<file path="flow/run.sh">
#!/bin/bash
# the make line also repeats each setting of config.mk as NAME=value (left out here)
make -C /OpenROAD-flow-scripts/flow DESIGN_CONFIG=/design/flow/config.mk WORK_HOME=/design/flow/orfs CLKGATE_MAP_FILE= finish
</file>
<file path="flow/config.mk">
export PLATFORM = sky130hd
export DESIGN_NAME = ALU
export DESIGN_NICKNAME = ALU
export VERILOG_FILES = /design/flow/design.v
export SDC_FILE = /design/flow/constraint.sdc
export NUM_CORES = 4
export LEC_CHECK = 0
export CAP_MARGIN = 20
export CORE_MARGIN = 2
export CORE_UTILIZATION = 61
export MAX_ROUTING_LAYER = met4
export SETUP_SLACK_MARGIN = 5.0
export SLEW_MARGIN = 20
export TNS_END_PERCENT = 35
</file>
<file path="flow/constraint.sdc">
create_clock -name core_clock -period 19.3 [get_ports {clk}]
set_input_delay 3.8600 -clock core_clock [delete_from_list [all_inputs] [get_ports {clk}]]
set_output_delay 3.8600 -clock core_clock [all_outputs]
set_load 0.01 [all_outputs]
</file>
<file path="flow/design.v">
`timescale 1ns / 1ps
module logical(
input [15:0] a,b,
input [3*8:0] sel,
output reg [15:0] x
    );
 always@(*)
begin
    case(sel)
    "~": 
            x=~a;
    "|": 
            x=a|b;
    "&": 
            x=a&b;
    "~&": 
            x=~(a&b);
    "~|": 
            x=~(a|b);
    "^": 
            x=a^b;
    "~^": 
            x=~(a^b);
    "<<": 
            x=a<<1;
    ">>": 
            x=a>>1;
    "asl": 
            x={a[14:0],1'b0};
    "asr": 
            x={a[15],a[15:1]};
    "rol": 
            x={a[14:0],a[15]};
    "ror": 
            x={a[0],a[15:1]};  
    "cmp": 
            if(a>b)
                x=1;
             else if(a<b)
                x=16'hffff;
             else
                x=0;  
     default:
            x=0;
     endcase
end
endmodule
`timescale 1ns / 1ps
module arithmetic(
input [15:0] A,
input [15:0] B,
input [8:0] sel,
output reg [15:0] Sum,
output reg Cout
    );
wire [15:0] B_comp;
twos_comp TC(B,B_comp);
reg [15:0] b;
wire [15:0] S1;
wire c1;
adder A1( A, b, S1, c1);
always @(*)
case(sel)
"+" : begin
        b = B;
        Sum = S1;
        Cout = c1;
      end
"-" : begin
        b = B_comp;
        Sum = S1;
        Cout = 0;
      end       
default : begin
        b = B;
        Sum = 0;
        Cout = 0;
        end       
endcase 
endmodule
module adder(
input [15:0] A,
input [15:0] B,
output [15:0] Sum,
output Cout
    );
wire [2:0] cout_cla;
wire Cin;
assign Cin = 0;
carry_look_ahead CLA1(A[3:0],B[3:0], Cin, cout_cla[0]);
carry_look_ahead CLA2(A[7:4],B[7:4], cout_cla[0], cout_cla[1]);
carry_look_ahead CLA3(A[11:8],B[11:8], cout_cla[1], cout_cla[2] );  
carry_look_ahead CLA4(A[15:12],B[15:12], cout_cla[2], Cout );
ripple_carry_adder RCA1(A[3:0], B[3:0], Cin, Sum[3:0]);
ripple_carry_adder RCA2(A[7:4], B[7:4],cout_cla[0], Sum[7:4]);
ripple_carry_adder RCA3(A[11:8], B[11:8], cout_cla[1], Sum[11:8]);
ripple_carry_adder RCA4(A[15:12], B[15:12], cout_cla[2], Sum[15:12]);  
endmodule
module full_adder(
input a, b, cin,
output sum, cout
);
    assign sum = a ^ b ^ cin;
    assign cout = (a & b) | (b & cin) | (cin & a);
endmodule
module ripple_carry_adder(
    input [3:0] a, b,
    input cin,
    output [3:0] sum
);
    wire [3:0] c;
    full_adder FA1(a[0], b[0], cin, sum[0], c[0]);
    full_adder FA2(a[1], b[1], c[0], sum[1], c[1]);
    full_adder FA3(a[2], b[2], c[1], sum[2], c[2]);
    full_adder FA4(a[3], b[3], c[2], sum[3], c[3]);
endmodule
module carry_look_ahead(
input [3:0]a,b,
input Cin,
output Cout1);
wire [3:0]p,g;
assign p = a^b;
assign g = a&b;
assign Cout1 =  g[3] | (p[3] & g[2]) | (p[3] & p[2] & g[1]) | (p[3] & p[2] & p[1] & g[0]) | (p[3] & p[2] & p[1] & p[0] & Cin);
endmodule
module twos_comp(
input [15:0]B,
output [15:0]B_comp
);
assign B_comp = ~B + 1'b1;
endmodule
`timescale 1ns / 1ps
module multiplier( input clk, input[15:0]A1, B1, output reg [31:0] C);
integer i;
reg [31:0]A2;
reg [15:0]B2;
always@(posedge clk )
begin
		C=0;
		A2[15:0]=A1;
		A2[31:16]=0;
		B2=B1;
        for (i=0;i<16;i=i+1)
        begin
			if(B1[i]==1'b0)
			begin
				C=C+0;
			end
			else
			begin
				C=C+(A1<<i);
			end
		end
end
endmodule
`timescale 1ns / 1ps
module ALU(
input clk,
input [15:0]a,b,
input [3*8:0] op,
output  reg [31:0]out
    );
wire [15:0]z1,z2;
wire [31:0]z3;
reg [15:0] a1, a2, a3, b1, b2, b3;
reg [1:0] sel;
wire Cout;
always @(*)
if(  op == "" || op == "~" || op == "|" || op == "&" || op == "~&" || op == "~|" ||
     op == "^" || op == "~^" || op == ">>" || op == "<<" || op == "asr" || 
     op == "asl" || op == "ror" || op == "rol" || op == "cmp" )
 sel = 2'b00;
else if(op == "+" || op == "-")
    sel = 2'b01;
else if( op == "*" )
    sel = 2'b10;
else
    sel = 2'b00;
logical L(a1, b1, op, z1);
arithmetic AA1( a2,b2,op,z2,Cout);
multiplier M( clk,a3, b3, z3);
always @(*)
case(sel)
2'b00 : begin
        a1 = a;
        a2 = 0;
        a3 = 0;
        b1 = b;
        b2 = 0;
        b3 = 0;
        out[15:0] = z1;
        out[31:16] = 0;
        end
2'b01  : begin
        a1 = 0;
        a2 = a;
        a3 = 0;
        b1 = 0;
        b2 = b;
        b3 = 0;
        out[15:0] = z2;
        out[16] = Cout;
        out[31:17] = 0;
        end     
default :  begin
        a1 = 0;
        a2 = 0;
        a3 = a;
        b1 = 0;
        b2 = 0;
        b3 = b;
       out = z3;
        end            
endcase
endmodule
</file>
==> impl_metrics.prom, run 1 <==
# HELP chip_impl_metric Metrics from one implementation run
# TYPE chip_impl_metric gauge
chip_impl_info{name="synthMostInstantiatedCell",value="ha_1"} 1
chip_impl_metric{name="floorplan.io_pins",unit=""} 90
chip_impl_metric{name="place_congestion",unit=""} 1.01
chip_impl_metric{name="grt.overflow.total",unit=""} 116
chip_impl_metric{name="syn_nets",unit=""} 3031
chip_impl_metric{name="synthAoiAreaFrac",unit="%"} 30.9
chip_impl_metric{name="ys_async_sr_fraction",unit="%"} 0
chip_impl_metric{name="hpwl",unit="um"} 60800
chip_impl_info{name="post_synth_most_frequent_cells",value="ha_1 (316), nand2_1 (298), nor2_1 (262)"} 1
chip_impl_metric{name="post_synth_and_or_nand_nor_area_fraction",unit="%"} 24.0
chip_impl_info{name="yosys-top-cells-area",value="ha_1 (22%), a21oi_1 (6.1%), nand2_1 (6.1%)"} 1
chip_impl_metric{name="grt_use_total",unit="%"} 75.8
chip_impl_metric{name="yosysUniqueCellTypes",unit=""} 86
chip_impl_metric{name="io_buffer_count",unit=""} 89
chip_impl_info{name="logic_family",value="AND-OR/OR-AND gates"} 1
chip_impl_metric{name="clockBufferDepth",unit=""} 2
chip_impl_metric{name="netlist.area_leader.share",unit="%"} 21.6
chip_impl_metric{name="tritoncts.num_buffers",unit=""} 5
chip_impl_metric{name="initCoreUtil",unit="%"} 61.8
chip_impl_metric{name="ys.flops",unit=""} 32
chip_impl_info{name="firstError",value="[ERROR GRT-0116] Global routing finished with congestion. Check the congestion regions in the DRC Viewer."} 1
chip_impl_metric{name="chip_area",unit="sq um"} 31400
chip_impl_metric{name="floorplan.die.height",unit="um"} 177
chip_impl_metric{name="total_core_area",unit="sq um"} 29600
chip_impl_info{name="outcome",value="did not finish"} 1
chip_impl_metric{name="yosys.area_share.xor_xnor",unit="%"} 8.98
chip_impl_metric{name="syn-instance-count",unit=""} 2631
chip_impl_metric{name="dieWidth",unit="um"} 177
chip_impl_metric{name="h-tree-depth",unit=""} 2
chip_impl_metric{name="clock-sinks",unit=""} 32
chip_impl_info{name="ff_type",value="dfxtp_1"} 1
chip_impl_metric{name="postSynthAreaPerCell",unit="sq um"} 6.97
chip_impl_metric{name="ys_area",unit="sq um"} 18300
chip_impl_info{name="last-stage-reached",value="global routing (5_1_grt)"} 1
chip_impl_metric{name="floorplan.rows",unit=""} 63
chip_impl_metric{name="yosys_warnings",unit=""} 5
chip_impl_info{name="clk_root_buffer_cell",value="clkbuf_16"} 1
chip_impl_metric{name="edff_count_synth",unit=""} 0
chip_impl_info{name="synth.largest_area_cell",value="ha_1"} 1
chip_impl_metric{name="adder_share",unit="%"} 24.4
chip_impl_metric{name="syn-cell-area",unit="sq um"} 18300
chip_impl_metric{name="synth-seq-area-share",unit="%"} 3.50
chip_impl_metric{name="synth-cells-yosys",unit=""} 2631
chip_impl_metric{name="area_fraction_in_mux_cells",unit="%"} 3.78
## routing by layer
layer  GRT overflow  global-route usage, %
met1              5                   74.8
met2             57                   94.5
met3              1                   52.7
met4             53                   75.8
met5              -                      -
## repair_timing
item,in CTS
buffers inserted,127
setup endpoints to repair,27
hold buffers,0
resized,232
pin swaps,132
## per-stage QoR
| step | cell area, sq um | worst slack (ns) | power [W] | instances | TNS, ns |
|---|---|---|---|---|---|
| floorplan | 19200 | -2.97 | 0.0000943 | 2631 | -31.61 |
| global placement | 25700 | -4.44 | 0.000130 | 3748 | -57.11 |
| detailed placement | 25700 | -5.28 | 0.000133 | 3748 | -73.78 |
| CTS | 27600 | -3.78 | 0.000218 | 3883 | -46.16 |
==> inputs of run 2 (changes only) <==
CAP_MARGIN = 0   (was 20)
CORE_UTILIZATION = 72   (was 61)
CTS_CLUSTER_DIAMETER = 227   (was unset)
CTS_CLUSTER_SIZE = 98   (was unset)
MAX_ROUTING_LAYER = unset   (was met4)
PLACE_DENSITY = 0.37   (was unset)
SETUP_SLACK_MARGIN = unset   (was 5.0)
TNS_END_PERCENT = 10   (was 35)
clock period = 27.0 ns   (was 19.3 ns; I/O delays follow)
==> impl_metrics.prom, run 2 <==
# HELP chip_impl_metric Metrics from one implementation run
# TYPE chip_impl_metric gauge
chip_impl_metric{name="drt_first_pass_iters",unit=""} 7
chip_impl_metric{name="endpoints_failing_hold",unit=""} 0
chip_impl_metric{name="remaining_drc_errors",unit=""} 0
chip_impl_metric{name="total_core_area",unit="sq um"} 25100
chip_impl_metric{name="synth-cells-yosys",unit=""} 2631
chip_impl_metric{name="netlist.area_leader.share",unit="%"} 21.6
chip_impl_metric{name="floorplan.rows",unit=""} 58
chip_impl_metric{name="chip_area",unit="sq um"} 26700
chip_impl_metric{name="antenna_found_initial",unit=""} 5
chip_impl_metric{name="grt_pass1_wl",unit="um"} 98800
chip_impl_metric{name="yosys.area_share.xor_xnor",unit="%"} 8.98
chip_impl_metric{name="logic_area",unit="sq um"} 17700
chip_impl_metric{name="required",unit="ns"} 27.18
chip_impl_metric{name="grt_use_total",unit="%"} 45.6
chip_impl_metric{name="power_report.internal_total",unit="W"} 0.0000975
chip_impl_metric{name="hpwl",unit="um"} 47500
chip_impl_metric{name="maximum_number_of_pins_on_one_net_before_global_route_repair",unit=""} 51
chip_impl_metric{name="clock-sinks",unit=""} 32
chip_impl_metric{name="synthAoiAreaFrac",unit="%"} 30.9
chip_impl_info{name="worst_hold_path_type",value="in -> reg"} 1
chip_impl_metric{name="worst_pin_slew",unit="ns"} 1.15
chip_impl_metric{name="p_seq_share",unit="%"} 31.8
chip_impl_metric{name="synthToLayoutAreaGrowth",unit="%"} 13.8
chip_impl_metric{name="worst_hold_path.num_cells",unit=""} 2
chip_impl_info{name="top_power_group",value="the clock network"} 1
chip_impl_metric{name="syn-cell-area",unit="sq um"} 18300
chip_impl_info{name="crit_end",value="M.C[31]$_SDFF_PN0_"} 1
chip_impl_metric{name="fin_tns_setup",unit="ns"} 0
chip_impl_metric{name="maxClockFrequency",unit="GHz"} 0.0380
chip_impl_metric{name="initCoreUtil",unit="%"} 73.0
chip_impl_metric{name="route.vias.total",unit=""} 21704
chip_impl_metric{name="setup_violations",unit=""} 0
chip_impl_metric{name="ys.flops",unit=""} 32
chip_impl_metric{name="timing.final.crit_share",unit="%"} 97.4
chip_impl_info{name="category_of_the_critical_setup_timing_path",value="in -> reg"} 1
chip_impl_info{name="slowest_stage_cell_cp",value="or4_1"} 1
chip_impl_metric{name="edff_count_synth",unit=""} 0
chip_impl_metric{name="yosys_warnings",unit=""} 5
chip_impl_metric{name="h-tree-depth",unit=""} 2
chip_impl_metric{name="vdd.ir_drop.worst",unit="mV"} 0.0433
chip_impl_metric{name="dieWidth",unit="um"} 164
chip_impl_info{name="synth.largest_area_cell",value="ha_1"} 1
chip_impl_metric{name="timing.final.ws_setup",unit="ns"} 0.695
chip_impl_metric{name="power.share.combinational",unit="%"} 28.2
chip_impl_metric{name="crit_cells",unit=""} 104
chip_impl_metric{name="drt_wl_total",unit="um"} 65900
chip_impl_info{name="clock_tree_from_tritoncts",value="yes"} 1
chip_impl_metric{name="drt.antenna.violating_nets",unit=""} 0
chip_impl_metric{name="post_synth_and_or_nand_nor_area_fraction",unit="%"} 24.0
chip_impl_info{name="timing.critical_path.from_type",value="input pin"} 1
chip_impl_metric{name="syn_nets",unit=""} 3031
chip_impl_metric{name="pg_comb",unit="W"} 0.0000419
chip_impl_info{name="holdPathEnd",value="M.C[29]$_DFF_P_"} 1
chip_impl_metric{name="fin_nets",unit=""} 3114
chip_impl_metric{name="power.switching",unit="W"} 0.0000510
chip_impl_metric{name="ys_async_sr_fraction",unit="%"} 0
chip_impl_metric{name="area.sequential",unit="sq um"} 641
chip_impl_metric{name="highest_net_fanout_along_the_worst_path",unit=""} 5
chip_impl_metric{name="number_of_openroad_warnings",unit=""} 72
chip_impl_metric{name="critPathMaxStageDelay",unit="ns"} 0.55
chip_impl_info{name="critical_path.top_delay_family",value="AND-OR/OR-AND gates"} 1
chip_impl_metric{name="drt_iter0_markers",unit=""} 2880
chip_impl_metric{name="syn-instance-count",unit=""} 2631
chip_impl_metric{name="post-place-ws",unit="ns"} -0.257
chip_impl_metric{name="cp.buffers_inverters",unit=""} 3
chip_impl_metric{name="slew_viol_final",unit=""} 0
chip_impl_metric{name="cts_hold_buffers",unit=""} 0
chip_impl_metric{name="postSynthAreaPerCell",unit="sq um"} 6.97
chip_impl_info{name="ff_type",value="dfxtp_1"} 1
chip_impl_metric{name="adder_share",unit="%"} 24.4
chip_impl_info{name="synthMostInstantiatedCell",value="ha_1"} 1
chip_impl_metric{name="powerSeq",unit="W"} 0.0000472
chip_impl_metric{name="tritoncts.num_buffers",unit=""} 5
chip_impl_metric{name="route.detailed.wl_per_inst",unit="um"} 21.6
chip_impl_info{name="crit_path_end_kind",value="register"} 1
chip_impl_info{name="yosys-top-cells-area",value="ha_1 (22%), a21oi_1 (6.1%), nand2_1 (6.1%)"} 1
chip_impl_metric{name="area_fraction_in_mux_cells",unit="%"} 3.78
chip_impl_metric{name="synth-seq-area-share",unit="%"} 3.50
chip_impl_info{name="startpoint",value="op[23]"} 1
chip_impl_metric{name="leakage",unit="nW"} 10.5
chip_impl_metric{name="yosysUniqueCellTypes",unit=""} 86
chip_impl_metric{name="routed_via_density",unit=""} 7.12
chip_impl_metric{name="p_clk",unit="W"} 0.0000594
chip_impl_metric{name="place_congestion",unit=""} 1.06
chip_impl_metric{name="power.switching_fraction",unit="%"} 34.3
chip_impl_metric{name="final_period_minus_worst_setup_slack",unit="ns"} 26.31
chip_impl_metric{name="nFillCells",unit=""} 1706
chip_impl_info{name="post_synth_most_frequent_cells",value="ha_1 (316), nand2_1 (298), nor2_1 (262)"} 1
chip_impl_metric{name="slew-limit-headroom",unit="%"} 23.1
chip_impl_metric{name="power.clock.fraction",unit="%"} 40.0
chip_impl_metric{name="io_buffer_count",unit=""} 89
chip_impl_metric{name="floorplan.die.height",unit="um"} 164
chip_impl_metric{name="total_power",unit="W"} 0.000149
chip_impl_info{name="worstHoldStart",value="b[15]"} 1
chip_impl_metric{name="clkSlewWorstSetupHoldPaths",unit="ns"} 0.06
chip_impl_info{name="clk_root_buffer_cell",value="clkbuf_16"} 1
chip_impl_metric{name="grt.overflow.total",unit=""} 0
chip_impl_info{name="logic_family",value="AND-OR/OR-AND gates"} 1
chip_impl_metric{name="cp.arrival",unit="ns"} 26.48
chip_impl_metric{name="post-route-util",unit="%"} 83.0
chip_impl_metric{name="max_cap_viol_count",unit=""} 0
chip_impl_metric{name="ys_area",unit="sq um"} 18300
chip_impl_metric{name="power.density_cell_area",unit="nW/um^2"} 7.13
chip_impl_info{name="outcome",value="complete, no violations"} 1
chip_impl_metric{name="clockBufferDepth",unit=""} 2
chip_impl_metric{name="grt_pass1_vias",unit=""} 19873
chip_impl_metric{name="floorplan.io_pins",unit=""} 90
-- run 2: repair_timing --
| action | in CTS | in global routing |
|---|---|---|
| endpoints found under the hold margin | 0 | 0 |
| gates resized | 4 | 170 |
| setup endpoints to repair | 3 | 10 |
| pin swaps | 0 | 51 |
| buffers inserted | 0 | 34 |
-- run 2: layer usage --
layer / track usage [%] / up-vias / routed length, um / share of wire [%]
met1: 58.1 / 9969 / 25200 / 38
met2: 69.8 / 1501 / 28000 / 42
met3: 10.3 / 365 / 8250 / 13
li1: - / 9867 / - / -
met5: 0 / - / 13 / 0.020
met4: 27.8 / 2 / 4510 / 6.9
-- run 2: layout make-up --
cell class	instances	share of cell area (%)
Antenna cell	3	0.0360
Clock buffer	5	0.600
Tap cell	330	1.98
Multi-Input combinational cell	2385	84.8
Inverter	117	2.11
Clock inverter	3	0.0900
Timing Repair Buffer	173	7.35
Sequential cell	32	3.07
-- run 2: through the flow --
stage,hold WS (ns),instances,cell area (sq um)
detailed placement,6.11,3003,19700
global route,5.83,3045,20800
floorplan,5.51,2631,18300
global placement,6.10,3003,19700
CTS,5.81,3011,19800
finish,5.83,3048,20900
==> inputs of run 3 (changes only) <==
CAP_MARGIN = 20   (was 0)
CORE_UTILIZATION = 69   (was 72)
CTS_CLUSTER_DIAMETER = 290   (was 227)
PLACE_DENSITY = 0.4   (was 0.37)
TNS_END_PERCENT = unset   (was 10)
clock period = 23.9 ns   (was 27.0 ns; I/O delays follow)
==> impl_metrics.prom, run 3 <==
# HELP chip_impl_metric Metrics from one implementation run
# TYPE chip_impl_metric gauge
chip_impl_info{name="outcome",value="did not finish"} 1
chip_impl_info{name="last-stage-reached",value="clock tree synthesis (4_1_cts)"} 1
chip_impl_info{name="firstError",value="[ERROR DPL-0038] Utilization greater than 100%, impossible to legalize"} 1
chip_impl_info{name="synth.largest_area_cell",value="ha_1"} 1
chip_impl_metric{name="netlist.area_leader.share",unit="%"} 21.6
chip_impl_info{name="post_synth_most_frequent_cells",value="ha_1 (316), nand2_1 (298), nor2_1 (262)"} 1
chip_impl_metric{name="syn-instance-count",unit=""} 2631
chip_impl_metric{name="edff_count_synth",unit=""} 0
chip_impl_metric{name="total_core_area",unit="sq um"} 26100
chip_impl_metric{name="chip_area",unit="sq um"} 27900
chip_impl_metric{name="ys_async_sr_fraction",unit="%"} 0
chip_impl_metric{name="syn_nets",unit=""} 3031
chip_impl_info{name="ff_type",value="dfxtp_1"} 1
chip_impl_metric{name="adder_share",unit="%"} 24.4
chip_impl_metric{name="floorplan.io_pins",unit=""} 90
chip_impl_info{name="yosys-top-cells-area",value="ha_1 (22%), a21oi_1 (6.1%), nand2_1 (6.1%)"} 1
chip_impl_metric{name="synthAoiAreaFrac",unit="%"} 30.9
chip_impl_metric{name="ys.flops",unit=""} 32
chip_impl_metric{name="postSynthAreaPerCell",unit="sq um"} 6.97
chip_impl_metric{name="hpwl",unit="um"} 60400
chip_impl_metric{name="synth-seq-area-share",unit="%"} 3.50
chip_impl_metric{name="synth-cells-yosys",unit=""} 2631
chip_impl_metric{name="floorplan.die.height",unit="um"} 167
chip_impl_metric{name="place_congestion",unit=""} 1.02
chip_impl_metric{name="post_synth_and_or_nand_nor_area_fraction",unit="%"} 24.0
chip_impl_metric{name="yosys_warnings",unit=""} 5
chip_impl_metric{name="yosysUniqueCellTypes",unit=""} 86
chip_impl_metric{name="initCoreUtil",unit="%"} 70.3
chip_impl_metric{name="area_fraction_in_mux_cells",unit="%"} 3.78
chip_impl_metric{name="ys_area",unit="sq um"} 18300
chip_impl_info{name="synthMostInstantiatedCell",value="ha_1"} 1
chip_impl_info{name="logic_family",value="AND-OR/OR-AND gates"} 1
chip_impl_metric{name="floorplan.rows",unit=""} 59
chip_impl_metric{name="dieWidth",unit="um"} 167
chip_impl_metric{name="io_buffer_count",unit=""} 89
chip_impl_metric{name="syn-cell-area",unit="sq um"} 18300
chip_impl_metric{name="yosys.area_share.xor_xnor",unit="%"} 8.98
[run 3: through the flow]
| stage | instances | setup TNS [ns] | worst slack, ns | cell area, sq um | util [%] |
|---|---|---|---|---|---|
| 2_1_floorplan | 2631 | 0 | 0.00695 | 18600 | - |
| 3_3_place_gp | 3570 | -5.70 | -1.03 | 24100 | 92.5 |
| 3_5_place_dp | 3570 | -21.54 | -2.39 | 24100 | 92.5 |
==> inputs of run 4 (changes only) <==
CAP_MARGIN = 0   (was 20)
CTS_CLUSTER_DIAMETER = 351   (was 290)
TNS_END_PERCENT = 30   (was unset)
clock period = 21.9 ns   (was 23.9 ns; I/O delays follow)
==> impl_metrics.prom, run 4 <==
# HELP chip_impl_metric Metrics from one implementation run
# TYPE chip_impl_metric gauge
chip_impl_info{name="outcome",value="did not finish"} 1
chip_impl_info{name="last-stage-reached",value="clock tree synthesis (4_1_cts)"} 1
chip_impl_info{name="firstError",value="[ERROR DPL-0038] Utilization greater than 100%, impossible to legalize"} 1
chip_impl_metric{name="postSynthAreaPerCell",unit="sq um"} 6.97
chip_impl_metric{name="syn-cell-area",unit="sq um"} 18300
chip_impl_metric{name="ys_area",unit="sq um"} 18300
chip_impl_metric{name="synth-seq-area-share",unit="%"} 3.50
chip_impl_metric{name="yosysUniqueCellTypes",unit=""} 86
chip_impl_info{name="logic_family",value="AND-OR/OR-AND gates"} 1
chip_impl_metric{name="synthAoiAreaFrac",unit="%"} 30.9
chip_impl_metric{name="chip_area",unit="sq um"} 27900
chip_impl_metric{name="netlist.area_leader.share",unit="%"} 21.6
chip_impl_metric{name="io_buffer_count",unit=""} 89
chip_impl_metric{name="syn-instance-count",unit=""} 2631
chip_impl_metric{name="post_synth_and_or_nand_nor_area_fraction",unit="%"} 24.0
chip_impl_metric{name="floorplan.die.height",unit="um"} 167
chip_impl_metric{name="initCoreUtil",unit="%"} 70.3
chip_impl_info{name="synthMostInstantiatedCell",value="ha_1"} 1
chip_impl_info{name="ff_type",value="dfxtp_1"} 1
chip_impl_metric{name="ys_async_sr_fraction",unit="%"} 0
chip_impl_metric{name="dpl-instance-area",unit="sq um"} 25200
chip_impl_metric{name="ys.flops",unit=""} 32
chip_impl_metric{name="floorplan.rows",unit=""} 59
chip_impl_info{name="synth.largest_area_cell",value="ha_1"} 1
chip_impl_metric{name="total_core_area",unit="sq um"} 26100
chip_impl_metric{name="yosys.area_share.xor_xnor",unit="%"} 8.98
chip_impl_metric{name="syn_nets",unit=""} 3031
chip_impl_info{name="yosys-top-cells-area",value="ha_1 (22%), a21oi_1 (6.1%), nand2_1 (6.1%)"} 1
chip_impl_metric{name="edff_count_synth",unit=""} 0
chip_impl_metric{name="adder_share",unit="%"} 24.4
chip_impl_metric{name="synth-cells-yosys",unit=""} 2631
chip_impl_metric{name="hpwl",unit="um"} 72800
chip_impl_metric{name="dieWidth",unit="um"} 167
chip_impl_metric{name="post-place-ws",unit="ns"} -4.24
chip_impl_metric{name="yosys_warnings",unit=""} 5
chip_impl_info{name="post_synth_most_frequent_cells",value="ha_1 (316), nand2_1 (298), nor2_1 (262)"} 1
chip_impl_metric{name="floorplan.io_pins",unit=""} 90
chip_impl_metric{name="place_congestion",unit=""} 1.06
chip_impl_metric{name="area_fraction_in_mux_cells",unit="%"} 3.78
==> run 4: per-stage QoR <==
stage / power [W] / std cells
after floorplan: 0.0000831 / 2631
after global placement: 0.000112 / 3637
after detailed placement: 0.000116 / 3637
==> inputs of run 5 (changes only) <==
CAP_MARGIN = 20   (was 0)
CORE_ASPECT_RATIO = 0.52   (was unset)
CORE_MARGIN = 3   (was 2)
CORE_UTILIZATION = 63   (was 69)
CTS_CLUSTER_DIAMETER = 345   (was 351)
CTS_CLUSTER_SIZE = unset   (was 98)
GPL_TIMING_DRIVEN = 0   (was unset)
HOLD_SLACK_MARGIN = 0.01   (was unset)
MAX_ROUTING_LAYER = met5   (was unset)
MIN_ROUTING_LAYER = met1   (was unset)
PLACE_DENSITY = unset   (was 0.4)
PLACE_DENSITY_LB_ADDON = 0.3   (was unset)
SETUP_SLACK_MARGIN = -1.48   (was unset)
TNS_END_PERCENT = 15   (was 30)
clock period = 26.6 ns   (was 21.9 ns; I/O delays follow)
==> impl_metrics.prom, run 5 <==
# HELP chip_impl_metric Metrics from one implementation run
# TYPE chip_impl_metric gauge
chip_impl_metric{name="place_congestion",unit=""} 1.06
chip_impl_metric{name="grt.overflow.total",unit=""} 0
chip_impl_metric{name="floorplan.rows",unit=""} 44
chip_impl_metric{name="fin_nets",unit=""} 3149
chip_impl_metric{name="highest_net_fanout_along_the_worst_path",unit=""} 19
chip_impl_metric{name="h-tree-depth",unit=""} 2
chip_impl_metric{name="grt_pass1_vias",unit=""} 20115
chip_impl_info{name="worstHoldStart",value="b[14]"} 1
chip_impl_metric{name="final_cell_count_no_fill",unit=""} 3143
chip_impl_info{name="clock_tree_from_tritoncts",value="yes"} 1
chip_impl_metric{name="dieWidth",unit="um"} 243
chip_impl_metric{name="hpwl",unit="um"} 60300
chip_impl_metric{name="chip_area",unit="sq um"} 31300
chip_impl_metric{name="syn-cell-area",unit="sq um"} 18300
chip_impl_metric{name="area_fraction_in_mux_cells",unit="%"} 3.78
chip_impl_info{name="critical-path-top-cell-by-count",value="ha_1"} 1
chip_impl_metric{name="adder_share",unit="%"} 24.4
chip_impl_metric{name="syn_nets",unit=""} 3031
chip_impl_metric{name="edff_count_synth",unit=""} 0
chip_impl_info{name="outcome",value="complete, but fails checks"} 1
chip_impl_metric{name="yosys_warnings",unit=""} 5
chip_impl_metric{name="worst_pin_slew",unit="ns"} 1.20
chip_impl_metric{name="initCoreUtil",unit="%"} 64.9
chip_impl_info{name="slowest_stage_cell_cp",value="nor4_2"} 1
chip_impl_info{name="checkFailReasons",value="setup timing"} 1
chip_impl_metric{name="pg_comb",unit="W"} 0.0000439
chip_impl_metric{name="timing.final.crit_share",unit="%"} 105
chip_impl_metric{name="endpoints_failing_hold",unit=""} 0
chip_impl_metric{name="required",unit="ns"} 26.86
chip_impl_metric{name="ys.flops",unit=""} 32
chip_impl_info{name="holdPathEnd",value="M.C[29]$_DFF_P_"} 1
chip_impl_info{name="worst_hold_path_type",value="in -> reg"} 1
chip_impl_metric{name="power_report.internal_total",unit="W"} 0.000108
chip_impl_metric{name="power.share.combinational",unit="%"} 26.7
chip_impl_info{name="logic_family",value="AND-OR/OR-AND gates"} 1
chip_impl_info{name="yosys-top-cells-area",value="ha_1 (22%), a21oi_1 (6.1%), nand2_1 (6.1%)"} 1
chip_impl_info{name="category_of_the_critical_setup_timing_path",value="in -> reg"} 1
chip_impl_metric{name="clock-sinks",unit=""} 32
chip_impl_info{name="crit_end",value="M.C[30]$_DFF_P_"} 1
chip_impl_metric{name="slew_viol_final",unit=""} 0
chip_impl_metric{name="holdWs",unit="ns"} 5.59
chip_impl_metric{name="post-place-ws",unit="ns"} -5.56
chip_impl_metric{name="floorplan.io_pins",unit=""} 90
chip_impl_info{name="synth.largest_area_cell",value="ha_1"} 1
chip_impl_info{name="top_power_group",value="the clock network"} 1
chip_impl_metric{name="drt_iter0_markers",unit=""} 3853
chip_impl_metric{name="grt_pass1_wl",unit="um"} 113000
chip_impl_metric{name="tritoncts.num_buffers",unit=""} 5
chip_impl_metric{name="number_of_openroad_warnings",unit=""} 71
chip_impl_metric{name="routed_via_density",unit=""} 7.16
chip_impl_info{name="critical_path.top_delay_family",value="AND-OR/OR-AND gates"} 1
chip_impl_metric{name="clkSlewWorstSetupHoldPaths",unit="ns"} 0.06
chip_impl_metric{name="crit_cells",unit=""} 111
chip_impl_metric{name="power.density_cell_area",unit="nW/um^2"} 7.95
chip_impl_metric{name="p_seq_share",unit="%"} 29.1
chip_impl_metric{name="cts_hold_buffers",unit=""} 0
chip_impl_info{name="ff_type",value="dfxtp_1"} 1
chip_impl_metric{name="antenna_found_initial",unit=""} 1
chip_impl_metric{name="critPathMaxStageDelay",unit="ns"} 0.44
chip_impl_metric{name="yosysUniqueCellTypes",unit=""} 86
chip_impl_metric{name="cp.buffers_inverters",unit=""} 10
chip_impl_metric{name="drt_first_pass_iters",unit=""} 8
chip_impl_metric{name="drt.antenna.violating_nets",unit=""} 0
chip_impl_metric{name="maximum_number_of_pins_on_one_net_before_global_route_repair",unit=""} 30
chip_impl_info{name="post_synth_most_frequent_cells",value="ha_1 (316), nand2_1 (298), nor2_1 (262)"} 1
chip_impl_metric{name="ys_async_sr_fraction",unit="%"} 0
chip_impl_metric{name="postSynthAreaPerCell",unit="sq um"} 6.97
chip_impl_metric{name="ys_area",unit="sq um"} 18300
chip_impl_metric{name="powerSeq",unit="W"} 0.0000479
chip_impl_metric{name="vdd.ir_drop.worst",unit="mV"} 0.0225
chip_impl_metric{name="worst_hold_path.num_cells",unit=""} 3
chip_impl_metric{name="total_core_area",unit="sq um"} 28200
chip_impl_metric{name="timing.final.ws_setup",unit="ns"} -1.25
chip_impl_metric{name="route.detailed.wl_per_inst",unit="um"} 24.2
chip_impl_metric{name="max_cap_viol_count",unit=""} 0
chip_impl_metric{name="remaining_drc_errors",unit=""} 0
chip_impl_info{name="clk_root_buffer_cell",value="clkbuf_16"} 1
chip_impl_metric{name="numPlacedInstances",unit=""} 3106
chip_impl_metric{name="power.switching_fraction",unit="%"} 34.5
chip_impl_metric{name="grt_use_total",unit="%"} 45.7
chip_impl_metric{name="yosys.area_share.xor_xnor",unit="%"} 8.98
chip_impl_metric{name="route.vias.total",unit=""} 22492
chip_impl_metric{name="cp.arrival",unit="ns"} 28.11
chip_impl_metric{name="maxClockFrequency",unit="GHz"} 0.0359
chip_impl_metric{name="synth-cells-yosys",unit=""} 2631
chip_impl_metric{name="syn-instance-count",unit=""} 2631
chip_impl_metric{name="p_clk",unit="W"} 0.0000726
chip_impl_metric{name="netlist.area_leader.share",unit="%"} 21.6
chip_impl_info{name="timing.critical_path.from_type",value="input pin"} 1
chip_impl_info{name="synthMostInstantiatedCell",value="ha_1"} 1
chip_impl_metric{name="drt_wl_total",unit="um"} 76100
chip_impl_info{name="crit_path_end_kind",value="register"} 1
chip_impl_info{name="startpoint",value="op[23]"} 1
chip_impl_metric{name="power.switching",unit="W"} 0.0000567
chip_impl_metric{name="power.clock.fraction",unit="%"} 44.1
chip_impl_metric{name="synthToLayoutAreaGrowth",unit="%"} 12.9
chip_impl_metric{name="leakage",unit="nW"} 10.4
chip_impl_metric{name="synth-seq-area-share",unit="%"} 3.50
chip_impl_metric{name="final_period_minus_worst_setup_slack",unit="ns"} 27.85
chip_impl_metric{name="setup_violations",unit=""} 8
chip_impl_metric{name="slew-limit-headroom",unit="%"} 19.4
chip_impl_info{name="rsz0062_at_grt",value="true"} 1
chip_impl_metric{name="floorplan.die.height",unit="um"} 129
chip_impl_metric{name="clockBufferDepth",unit=""} 2
chip_impl_metric{name="synthAoiAreaFrac",unit="%"} 30.9
chip_impl_metric{name="io_buffer_count",unit=""} 81
chip_impl_metric{name="post_synth_and_or_nand_nor_area_fraction",unit="%"} 24.0
-- run 5: layout make-up --
| cell class | instances | area, sq um |
|---|---|---|
| timing repair buffer | 119 | 1170 |
| inverter | 117 | 443 |
| tap | 391 | 489 |
| antenna | 2 | 5.00 |
| multi-input combinational | 2385 | 17400 |
| buffer | 89 | 387 |
| fill | 2328 | 7550 |
| clock inverter | 3 | 42.5 |
| sequential | 32 | 641 |
| clock buffer | 5 | 125 |
-- run 5: metal layers --
| layer | up-vias | wire length [um] | track usage [%] | share of wire (%) |
|---|---|---|---|---|
| li1 | 9922 | - | - | - |
| met1 | 10386 | 31700 | 64.7 | 42 |
| met2 | 1909 | 27300 | 60.1 | 36 |
| met3 | 271 | 14600 | 22.6 | 19 |
| met4 | 4 | 2400 | 11.8 | 3.1 |
| met5 | - | 54 | 0.735 | 0.071 |
-- run 5: what timing repair did --
action	4_1_cts	5_1_grt
pin swaps	5	25
resized	52	93
setup endpoints to repair	14	10
setup buffers	9	26
gates cloned	0	2
-- run 5: per-stage QoR --
step / util (%) / total power (W) / instance area (sq um) / setup TNS, ns
CTS: 71.2 / 0.000159 / 20100 / -8.76
global route: 73.3 / 0.000166 / 20700 / -15.26
finish: 73.3 / 0.000164 / 20700 / -5.90
floorplan: - / 0.0000682 / 18300 / 0
detailed placement: 69.7 / 0.0000891 / 19700 / -61.04
global placement: 69.5 / 0.0000884 / 19600 / -82.75
==> inputs of run 6 (changes only) <==
ABC_AREA = 1   (was unset)
CAP_MARGIN = 0   (was 20)
CORE_ASPECT_RATIO = 0.92   (was 0.52)
CORE_MARGIN = 2   (was 3)
CORE_UTILIZATION = 70   (was 63)
CTS_CLUSTER_DIAMETER = unset   (was 345)
GPL_ROUTABILITY_DRIVEN = 1   (was unset)
GPL_TIMING_DRIVEN = unset   (was 0)
HOLD_SLACK_MARGIN = unset   (was 0.01)
MAX_ROUTING_LAYER = unset   (was met5)
MIN_ROUTING_LAYER = unset   (was met1)
PLACE_DENSITY = 0.65   (was unset)
PLACE_DENSITY_LB_ADDON = unset   (was 0.3)
SETUP_SLACK_MARGIN = -1.42   (was -1.48)
TNS_END_PERCENT = unset   (was 15)
clock period = 20.4 ns   (was 26.6 ns; I/O delays follow)
==> impl_metrics.prom, run 6 <==
# HELP chip_impl_metric Metrics from one implementation run
# TYPE chip_impl_metric gauge
chip_impl_metric{name="area_fraction_in_mux_cells",unit="%"} 0.0542
chip_impl_metric{name="edff_count_synth",unit=""} 0
chip_impl_info{name="ff_type",value="dfxtp_1"} 1
chip_impl_info{name="post_synth_most_frequent_cells",value="nand2_1 (784), inv_1 (423), ha_1 (316)"} 1
chip_impl_metric{name="netlist.area_leader.share",unit="%"} 21.4
chip_impl_info{name="logic_family",value="simple AND/OR/NAND/NOR gates"} 1
chip_impl_metric{name="chip_area",unit="sq um"} 27700
chip_impl_metric{name="syn-cell-area",unit="sq um"} 18500
chip_impl_metric{name="yosys_warnings",unit=""} 5
chip_impl_metric{name="post-place-ws",unit="ns"} -4.11
chip_impl_metric{name="syn_nets",unit=""} 3529
chip_impl_metric{name="ys.flops",unit=""} 32
chip_impl_info{name="outcome",value="did not finish"} 1
chip_impl_metric{name="post_synth_and_or_nand_nor_area_fraction",unit="%"} 37.1
chip_impl_metric{name="total_core_area",unit="sq um"} 26200
chip_impl_metric{name="adder_share",unit="%"} 24.2
chip_impl_metric{name="io_buffer_count",unit=""} 89
chip_impl_metric{name="yosys.area_share.xor_xnor",unit="%"} 4.08
chip_impl_metric{name="synthAoiAreaFrac",unit="%"} 20.3
chip_impl_metric{name="floorplan.die.height",unit="um"} 160
chip_impl_info{name="yosys-top-cells-area",value="ha_1 (21%), nand2_1 (16%), inv_1 (8.6%)"} 1
chip_impl_metric{name="ys_async_sr_fraction",unit="%"} 0
chip_impl_info{name="synth.largest_area_cell",value="ha_1"} 1
chip_impl_metric{name="floorplan.rows",unit=""} 57
chip_impl_info{name="firstError",value="[ERROR DPL-0038] Utilization greater than 100%, impossible to legalize"} 1
chip_impl_metric{name="place_congestion",unit=""} 1.03
chip_impl_info{name="last-stage-reached",value="clock tree synthesis (4_1_cts)"} 1
chip_impl_metric{name="synth-seq-area-share",unit="%"} 3.47
chip_impl_metric{name="syn-instance-count",unit=""} 3129
chip_impl_metric{name="synth-cells-yosys",unit=""} 3129
chip_impl_info{name="synthMostInstantiatedCell",value="nand2_1"} 1
chip_impl_metric{name="postSynthAreaPerCell",unit="sq um"} 5.90
chip_impl_metric{name="hpwl",unit="um"} 65800
chip_impl_metric{name="initCoreUtil",unit="%"} 70.6
chip_impl_metric{name="floorplan.io_pins",unit=""} 90
chip_impl_metric{name="yosysUniqueCellTypes",unit=""} 67
chip_impl_metric{name="ys_area",unit="sq um"} 18500
chip_impl_metric{name="dieWidth",unit="um"} 173
-- run 6: through the flow --
stage	cell area (sq um)	hold WS [ns]	total power, W	std cells
global placement	24700	4.78	0.000134	4196
detailed placement	24700	4.84	0.000140	4196
floorplan	18500	4.26	0.0000989	3129
==> inputs of run 7 (changes only) <==
ABC_AREA = unset   (was 1)
CAP_MARGIN = 20   (was 0)
CORE_ASPECT_RATIO = unset   (was 0.92)
CORE_UTILIZATION = 69   (was 70)
CTS_CLUSTER_SIZE = 98   (was unset)
GPL_ROUTABILITY_DRIVEN = unset   (was 1)
PLACE_DENSITY = unset   (was 0.65)
SETUP_SLACK_MARGIN = unset   (was -1.42)
clock period = 32.6 ns   (was 20.4 ns; I/O delays follow)
==> impl_metrics.prom, run 7 <==
# HELP chip_impl_metric Metrics from one implementation run
# TYPE chip_impl_metric gauge
chip_impl_metric{name="globalRouteMet1Util",unit="%"} 55.3
chip_impl_metric{name="edff_count_synth",unit=""} 0
chip_impl_metric{name="clockBufferDepth",unit=""} 2
chip_impl_metric{name="fin_nets",unit=""} 3069
chip_impl_metric{name="grt_pass1_wl",unit="um"} 100000
chip_impl_metric{name="clkSlewWorstSetupHoldPaths",unit="ns"} 0.07
chip_impl_metric{name="dieWidth",unit="um"} 167
chip_impl_metric{name="critPathMaxStageDelay",unit="ns"} 0.64
chip_impl_info{name="rsz0062_at_grt",value="false"} 1
chip_impl_metric{name="max_cap_viol_count",unit=""} 0
chip_impl_metric{name="cp.arrival",unit="ns"} 30.98
chip_impl_metric{name="chip_area",unit="sq um"} 27900
chip_impl_metric{name="drt_first_pass_iters",unit=""} 6
chip_impl_metric{name="synth-cells-yosys",unit=""} 2631
chip_impl_metric{name="pg_comb",unit="W"} 0.0000333
chip_impl_metric{name="slew_viol_final",unit=""} 0
chip_impl_metric{name="grt_use_total",unit="%"} 43.5
chip_impl_info{name="crit_end",value="M.C[31]$_SDFF_PN0_"} 1
chip_impl_metric{name="routed_via_density",unit=""} 6.94
chip_impl_metric{name="place_congestion",unit=""} 1.02
chip_impl_metric{name="holdWs",unit="ns"} 6.93
chip_impl_info{name="holdPathEnd",value="M.C[0]$_SDFF_PN0_"} 1
chip_impl_metric{name="initCoreUtil",unit="%"} 70.3
chip_impl_metric{name="syn-cell-area",unit="sq um"} 18300
chip_impl_metric{name="post-place-ws",unit="ns"} 1.90
chip_impl_metric{name="synthToLayoutAreaGrowth",unit="%"} 7.88
chip_impl_metric{name="setup_violations",unit=""} 0
chip_impl_info{name="globalRoute.busiestLayer",value="met2"} 1
chip_impl_metric{name="globalRouteMet3Util",unit="%"} 10.2
chip_impl_metric{name="power.switching_fraction",unit="%"} 30.8
chip_impl_metric{name="grt.overflow.total",unit=""} 0
chip_impl_metric{name="yosys.area_share.xor_xnor",unit="%"} 8.98
chip_impl_metric{name="route.vias.total",unit=""} 20848
chip_impl_metric{name="h-tree-depth",unit=""} 2
chip_impl_info{name="synth.largest_area_cell",value="ha_1"} 1
chip_impl_metric{name="clock-sinks",unit=""} 32
chip_impl_metric{name="floorplan.io_pins",unit=""} 90
chip_impl_metric{name="synthAoiAreaFrac",unit="%"} 30.9
chip_impl_info{name="startpoint",value="op[8]"} 1
chip_impl_metric{name="slew-limit-headroom",unit="%"} 34.2
chip_impl_metric{name="route.detailed.wl_per_inst",unit="um"} 21.0
chip_impl_metric{name="power.share.combinational",unit="%"} 25.0
chip_impl_metric{name="power.clock.fraction",unit="%"} 45.7
chip_impl_metric{name="drt_iter0_markers",unit=""} 2389
chip_impl_metric{name="vdd.ir_drop.worst",unit="mV"} 0.0179
chip_impl_info{name="logic_family",value="AND-OR/OR-AND gates"} 1
chip_impl_info{name="worst_hold_path_type",value="in -> reg"} 1
chip_impl_metric{name="timing.final.ws_setup",unit="ns"} 1.78
chip_impl_info{name="ff_type",value="dfxtp_1"} 1
chip_impl_info{name="crit_path_end_kind",value="register"} 1
chip_impl_metric{name="netlist.area_leader.share",unit="%"} 21.6
chip_impl_metric{name="worst_hold_path.num_cells",unit=""} 2
chip_impl_metric{name="powerSeq",unit="W"} 0.0000391
chip_impl_metric{name="hpwl",unit="um"} 48100
chip_impl_metric{name="highest_net_fanout_along_the_worst_path",unit=""} 40
chip_impl_metric{name="worst_pin_slew",unit="ns"} 0.981
chip_impl_metric{name="yosysUniqueCellTypes",unit=""} 86
chip_impl_info{name="critical_path.top_delay_family",value="AND-OR/OR-AND gates"} 1
chip_impl_metric{name="remaining_drc_errors",unit=""} 0
chip_impl_metric{name="yosys_warnings",unit=""} 5
chip_impl_metric{name="syn_nets",unit=""} 3031
chip_impl_info{name="slowest_stage_cell_cp",value="a221oi_1"} 1
chip_impl_info{name="timing.critical_path.from_type",value="input pin"} 1
chip_impl_metric{name="floorplan.die.height",unit="um"} 167
chip_impl_metric{name="numPlacedInstances",unit=""} 2997
chip_impl_metric{name="dpl-instance-area",unit="sq um"} 19600
chip_impl_metric{name="p_clk",unit="W"} 0.0000611
chip_impl_info{name="category_of_the_critical_setup_timing_path",value="in -> reg"} 1
chip_impl_metric{name="crit_cells",unit=""} 108
chip_impl_metric{name="floorplan.rows",unit=""} 59
chip_impl_metric{name="maximum_number_of_pins_on_one_net_before_global_route_repair",unit=""} 48
chip_impl_metric{name="tritoncts.num_buffers",unit=""} 5
chip_impl_info{name="clk_root_buffer_cell",value="clkbuf_16"} 1
chip_impl_info{name="post_synth_most_frequent_cells",value="ha_1 (316), nand2_1 (298), nor2_1 (262)"} 1
chip_impl_metric{name="insertedDiodeCount",unit=""} 0
chip_impl_metric{name="total_core_area",unit="sq um"} 26100
chip_impl_metric{name="drt_wl_total",unit="um"} 63200
chip_impl_info{name="top_power_group",value="the clock network"} 1
chip_impl_info{name="outcome",value="complete, no violations"} 1
chip_impl_metric{name="timing.final.crit_share",unit="%"} 94.5
chip_impl_metric{name="post_synth_and_or_nand_nor_area_fraction",unit="%"} 24.0
chip_impl_metric{name="power.density_cell_area",unit="nW/um^2"} 6.75
chip_impl_metric{name="power.switching",unit="W"} 0.0000412
chip_impl_info{name="worstHoldStart",value="a[0]"} 1
chip_impl_info{name="clock_tree_from_tritoncts",value="yes"} 1
chip_impl_metric{name="final_cell_count_no_fill",unit=""} 3005
chip_impl_metric{name="power_report.internal_total",unit="W"} 0.0000923
chip_impl_metric{name="ys.flops",unit=""} 32
chip_impl_metric{name="drt.antenna.violating_nets",unit=""} 0
chip_impl_info{name="synthMostInstantiatedCell",value="ha_1"} 1
chip_impl_metric{name="fin_tns_setup",unit="ns"} 0
chip_impl_metric{name="ys_async_sr_fraction",unit="%"} 0
chip_impl_metric{name="number_of_openroad_warnings",unit=""} 72
chip_impl_metric{name="p_seq_share",unit="%"} 29.3
chip_impl_metric{name="maxClockFrequency",unit="GHz"} 0.0325
chip_impl_metric{name="antenna_found_initial",unit=""} 5
chip_impl_metric{name="endpoints_failing_hold",unit=""} 0
chip_impl_metric{name="groute.layer.met2.usage",unit="%"} 67.7
chip_impl_metric{name="io_buffer_count",unit=""} 89
chip_impl_metric{name="synth-seq-area-share",unit="%"} 3.50
chip_impl_metric{name="final_design_area_no_fill",unit="sq um"} 19800
chip_impl_metric{name="ys_area",unit="sq um"} 18300
chip_impl_metric{name="required",unit="ns"} 32.77
chip_impl_metric{name="adder_share",unit="%"} 24.4
chip_impl_metric{name="final_period_minus_worst_setup_slack",unit="ns"} 30.82
chip_impl_metric{name="postSynthAreaPerCell",unit="sq um"} 6.97
chip_impl_metric{name="syn-instance-count",unit=""} 2631
chip_impl_info{name="yosys-top-cells-area",value="ha_1 (22%), a21oi_1 (6.1%), nand2_1 (6.1%)"} 1
chip_impl_metric{name="cp.buffers_inverters",unit=""} 7
chip_impl_metric{name="leakage",unit="nW"} 10.2
chip_impl_metric{name="grt_pass1_vias",unit=""} 19911
chip_impl_metric{name="area_fraction_in_mux_cells",unit="%"} 3.78
## run 7: per-layer routing
metal / part of all wire (%) / routed length (um)
met5: 0.090 / 57
met4: 6.2 / 3920
met3: 12 / 7700
met2: 42 / 26300
met1: 40 / 25200
## run 7: layout make-up
type / instances / area, sq um
multi-input combinational: 2385 / 16900
clock buffer: 7 / 153
sequential: 32 / 641
inverter: 117 / 439
timing repair buffer: 128 / 1180
fill: 2110 / 6290
clock inverter: 1 / 30.0
tap: 335 / 419
## run 7: per-stage QoR
step	total power, W	utilization, %
after CTS	0.000131	75.9
after detailed placement	0.0000716	75.2
final	0.000133	75.9
after global routing	0.000136	75.9
after floorplan	0.0000557	-
after global placement	0.0000709	75.1
## run 7: what timing repair did
item | CTS | global route
resized | 0 | 2
hold endpoints to repair | 0 | 0
buffers inserted | 0 | 0
hold buffers | 0 | 0
endpoints found under the setup margin | 0 | 3
==> inputs of run 8 (changes only) <==
ABC_AREA = 1   (was unset)
CORE_UTILIZATION = 65   (was 69)
CTS_CLUSTER_DIAMETER = 367   (was unset)
CTS_CLUSTER_SIZE = 96   (was 98)
clock period = 12.0 ns   (was 32.6 ns; I/O delays follow)
==> impl_metrics.prom, run 8 <==
# HELP chip_impl_metric Metrics from one implementation run
# TYPE chip_impl_metric gauge
chip_impl_metric{name="syn_nets",unit=""} 3529
chip_impl_metric{name="ys.flops",unit=""} 32
chip_impl_metric{name="area_fraction_in_mux_cells",unit="%"} 0.0542
chip_impl_metric{name="floorplan.die.height",unit="um"} 173
chip_impl_metric{name="dieWidth",unit="um"} 173
chip_impl_metric{name="hpwl",unit="um"} 62600
chip_impl_metric{name="edff_count_synth",unit=""} 0
chip_impl_metric{name="adder_share",unit="%"} 24.2
chip_impl_info{name="synthMostInstantiatedCell",value="nand2_1"} 1
chip_impl_metric{name="yosys.area_share.xor_xnor",unit="%"} 4.08
chip_impl_metric{name="floorplan.io_pins",unit=""} 90
chip_impl_metric{name="syn-cell-area",unit="sq um"} 18500
chip_impl_metric{name="synth-cells-yosys",unit=""} 3129
chip_impl_info{name="logic_family",value="simple AND/OR/NAND/NOR gates"} 1
chip_impl_metric{name="place_congestion",unit=""} 0.998
chip_impl_metric{name="io_buffer_count",unit=""} 89
chip_impl_metric{name="synth-seq-area-share",unit="%"} 3.47
chip_impl_info{name="ff_type",value="dfxtp_1"} 1
chip_impl_metric{name="ys_async_sr_fraction",unit="%"} 0
chip_impl_info{name="outcome",value="did not finish"} 1
chip_impl_metric{name="post-place-ws",unit="ns"} -9.19
chip_impl_metric{name="post_synth_and_or_nand_nor_area_fraction",unit="%"} 37.1
chip_impl_metric{name="floorplan.rows",unit=""} 61
chip_impl_metric{name="total_core_area",unit="sq um"} 27900
chip_impl_info{name="last-stage-reached",value="clock tree synthesis (4_1_cts)"} 1
chip_impl_metric{name="postSynthAreaPerCell",unit="sq um"} 5.90
chip_impl_info{name="yosys-top-cells-area",value="ha_1 (21%), nand2_1 (16%), inv_1 (8.6%)"} 1
chip_impl_info{name="firstError",value="[ERROR DPL-0038] Utilization greater than 100%, impossible to legalize"} 1
chip_impl_metric{name="synthAoiAreaFrac",unit="%"} 20.3
chip_impl_info{name="synth.largest_area_cell",value="ha_1"} 1
chip_impl_metric{name="netlist.area_leader.share",unit="%"} 21.4
chip_impl_metric{name="chip_area",unit="sq um"} 29800
chip_impl_metric{name="ys_area",unit="sq um"} 18500
chip_impl_metric{name="initCoreUtil",unit="%"} 66.3
chip_impl_metric{name="syn-instance-count",unit=""} 3129
chip_impl_metric{name="yosysUniqueCellTypes",unit=""} 67
chip_impl_metric{name="yosys_warnings",unit=""} 5
chip_impl_metric{name="numPlacedInstances",unit=""} 4233
chip_impl_info{name="post_synth_most_frequent_cells",value="nand2_1 (784), inv_1 (423), ha_1 (316)"} 1
==> run 8: metrics by stage <==
stage | total power, W | TNS, ns | cell area, sq um | hold slack, ns
detailed placement | 0.000240 | -151.85 | 25800 | 3.10
floorplan | 0.000169 | -100.92 | 19600 | 2.58
global placement | 0.000233 | -126.66 | 25800 | 3.08
==> inputs of run 9 (changes only) <==
ABC_AREA = unset   (was 1)
CORE_UTILIZATION = 70   (was 65)
CTS_CLUSTER_DIAMETER = unset   (was 367)
CTS_CLUSTER_SIZE = 32   (was 96)
clock period = 13.9 ns   (was 12.0 ns; I/O delays follow)
==> impl_metrics.prom, run 9 <==
# HELP chip_impl_metric Metrics from one implementation run
# TYPE chip_impl_metric gauge
chip_impl_info{name="post_synth_most_frequent_cells",value="ha_1 (316), nand2_1 (298), nor2_1 (262)"} 1
chip_impl_metric{name="netlist.area_leader.share",unit="%"} 21.6
chip_impl_metric{name="ys_async_sr_fraction",unit="%"} 0
chip_impl_metric{name="yosysUniqueCellTypes",unit=""} 86
chip_impl_metric{name="floorplan.io_pins",unit=""} 90
chip_impl_metric{name="syn-cell-area",unit="sq um"} 18300
chip_impl_metric{name="floorplan.rows",unit=""} 59
chip_impl_info{name="yosys-top-cells-area",value="ha_1 (22%), a21oi_1 (6.1%), nand2_1 (6.1%)"} 1
chip_impl_metric{name="chip_area",unit="sq um"} 27500
chip_impl_metric{name="dieWidth",unit="um"} 166
chip_impl_metric{name="initCoreUtil",unit="%"} 70.7
chip_impl_metric{name="edff_count_synth",unit=""} 0
chip_impl_info{name="last-stage-reached",value="detailed placement (3_5_place_dp)"} 1
chip_impl_metric{name="area_fraction_in_mux_cells",unit="%"} 3.78
chip_impl_info{name="synthMostInstantiatedCell",value="ha_1"} 1
chip_impl_metric{name="synth-seq-area-share",unit="%"} 3.50
chip_impl_metric{name="total_core_area",unit="sq um"} 25900
chip_impl_metric{name="ys.flops",unit=""} 32
chip_impl_metric{name="yosys.area_share.xor_xnor",unit="%"} 8.98
chip_impl_metric{name="syn-instance-count",unit=""} 2631
chip_impl_metric{name="synthAoiAreaFrac",unit="%"} 30.9
chip_impl_metric{name="adder_share",unit="%"} 24.4
chip_impl_info{name="synth.largest_area_cell",value="ha_1"} 1
chip_impl_metric{name="synth-cells-yosys",unit=""} 2631
chip_impl_info{name="ff_type",value="dfxtp_1"} 1
chip_impl_metric{name="post_synth_and_or_nand_nor_area_fraction",unit="%"} 24.0
chip_impl_metric{name="io_buffer_count",unit=""} 89
chip_impl_info{name="outcome",value="did not finish"} 1
chip_impl_metric{name="postSynthAreaPerCell",unit="sq um"} 6.97
chip_impl_metric{name="yosys_warnings",unit=""} 5
chip_impl_metric{name="ys_area",unit="sq um"} 18300
chip_impl_metric{name="syn_nets",unit=""} 3031
chip_impl_metric{name="floorplan.die.height",unit="um"} 166
chip_impl_info{name="logic_family",value="AND-OR/OR-AND gates"} 1
chip_impl_info{name="firstError",value="[ERROR DPL-0033] detailed placement checks failed during check placement."} 1
chip_impl_metric{name="place_congestion",unit=""} 1.04
-- run 9: metrics by stage --
stage | hold WS [ns] | area (sq um) | std cells
floorplan | 2.89 | 19300 | 2631
global placement | 3.52 | 25700 | 3694
==> inputs of run 10 (changes only) <==
ABC_AREA = 1   (was unset)
CAP_MARGIN = 0   (was 20)
CORE_ASPECT_RATIO = 1.57   (was unset)
CORE_UTILIZATION = 58   (was 70)
CTS_CLUSTER_SIZE = unset   (was 32)
GPL_ROUTABILITY_DRIVEN = 1   (was unset)
PLACE_DENSITY_LB_ADDON = 0.2   (was unset)
SETUP_SLACK_MARGIN = 5.0   (was unset)
clock period = 25.8 ns   (was 13.9 ns; I/O delays follow)
==> impl_metrics.prom, run 10 <==
# HELP chip_impl_metric Metrics from one implementation run
# TYPE chip_impl_metric gauge
chip_impl_metric{name="cts_hold_buffers",unit=""} 0
chip_impl_metric{name="total_core_area",unit="sq um"} 31300
chip_impl_metric{name="io_buffer_count",unit=""} 89
chip_impl_metric{name="clockBufferDepth",unit=""} 2
chip_impl_metric{name="yosys.area_share.xor_xnor",unit="%"} 4.08
chip_impl_info{name="firstError",value="[ERROR GRT-0232] Routing congestion too high. Check the congestion heatmap in the GUI."} 1
chip_impl_info{name="clk_root_buffer_cell",value="clkbuf_16"} 1
chip_impl_metric{name="ys.flops",unit=""} 32
chip_impl_metric{name="place_congestion",unit=""} 0.973
chip_impl_metric{name="grt.overflow.total",unit=""} 59
chip_impl_info{name="yosys-top-cells-area",value="ha_1 (21%), nand2_1 (16%), inv_1 (8.6%)"} 1
chip_impl_metric{name="synth-seq-area-share",unit="%"} 3.47
chip_impl_metric{name="post_synth_and_or_nand_nor_area_fraction",unit="%"} 37.1
chip_impl_metric{name="initCoreUtil",unit="%"} 59.0
chip_impl_info{name="ff_type",value="dfxtp_1"} 1
chip_impl_metric{name="floorplan.rows",unit=""} 81
chip_impl_metric{name="syn-cell-area",unit="sq um"} 18500
chip_impl_info{name="synthMostInstantiatedCell",value="nand2_1"} 1
chip_impl_metric{name="syn-instance-count",unit=""} 3129
chip_impl_metric{name="edff_count_synth",unit=""} 0
chip_impl_metric{name="clock-sinks",unit=""} 32
chip_impl_metric{name="post-place-ws",unit="ns"} 1.36
chip_impl_info{name="last-stage-reached",value="global routing (5_1_grt)"} 1
chip_impl_metric{name="grt_use_total",unit="%"} 58.1
chip_impl_info{name="post_synth_most_frequent_cells",value="nand2_1 (784), inv_1 (423), ha_1 (316)"} 1
chip_impl_metric{name="adder_share",unit="%"} 24.2
chip_impl_metric{name="floorplan.die.height",unit="um"} 228
chip_impl_metric{name="ys_async_sr_fraction",unit="%"} 0
chip_impl_metric{name="chip_area",unit="sq um"} 33300
chip_impl_info{name="synth.largest_area_cell",value="ha_1"} 1
chip_impl_metric{name="syn_nets",unit=""} 3529
chip_impl_metric{name="yosys_warnings",unit=""} 5
chip_impl_metric{name="synthAoiAreaFrac",unit="%"} 20.3
chip_impl_metric{name="hpwl",unit="um"} 48600
chip_impl_metric{name="area_fraction_in_mux_cells",unit="%"} 0.0542
chip_impl_metric{name="tritoncts.num_buffers",unit=""} 5
chip_impl_metric{name="postSynthAreaPerCell",unit="sq um"} 5.90
chip_impl_metric{name="yosysUniqueCellTypes",unit=""} 67
chip_impl_info{name="logic_family",value="simple AND/OR/NAND/NOR gates"} 1
chip_impl_metric{name="floorplan.io_pins",unit=""} 90
chip_impl_metric{name="ys_area",unit="sq um"} 18500
chip_impl_metric{name="h-tree-depth",unit=""} 2
chip_impl_metric{name="netlist.area_leader.share",unit="%"} 21.4
chip_impl_metric{name="dieWidth",unit="um"} 146
chip_impl_metric{name="dpl-instance-area",unit="sq um"} 20700
chip_impl_info{name="outcome",value="did not finish"} 1
chip_impl_metric{name="synth-cells-yosys",unit=""} 3129
run 10: timing repair:
action | CTS
gates cloned | 3
pin swaps | 266
resized | 449
buffers inserted | 246
endpoints found under the setup margin | 17
run 10: stage by stage:
stage / instances / power [W] / hold slack (ns) / util [%]
after detailed placement: 3595 / 0.000105 / 5.87 / 66.2
after CTS: 3851 / 0.000169 / 5.53 / 77.5
after floorplan: 3129 / 0.0000788 / 5.34 / -
after global placement: 3595 / 0.000104 / 5.87 / 66.2
run 10: routing by layer:
layer	overflow	global-route usage [%]
met1	1	58.4
met2	40	85.5
met3	0	30.8
met4	18	54.7
met5	0	6.32
Power is estimated from default activity; no workload was simulated.
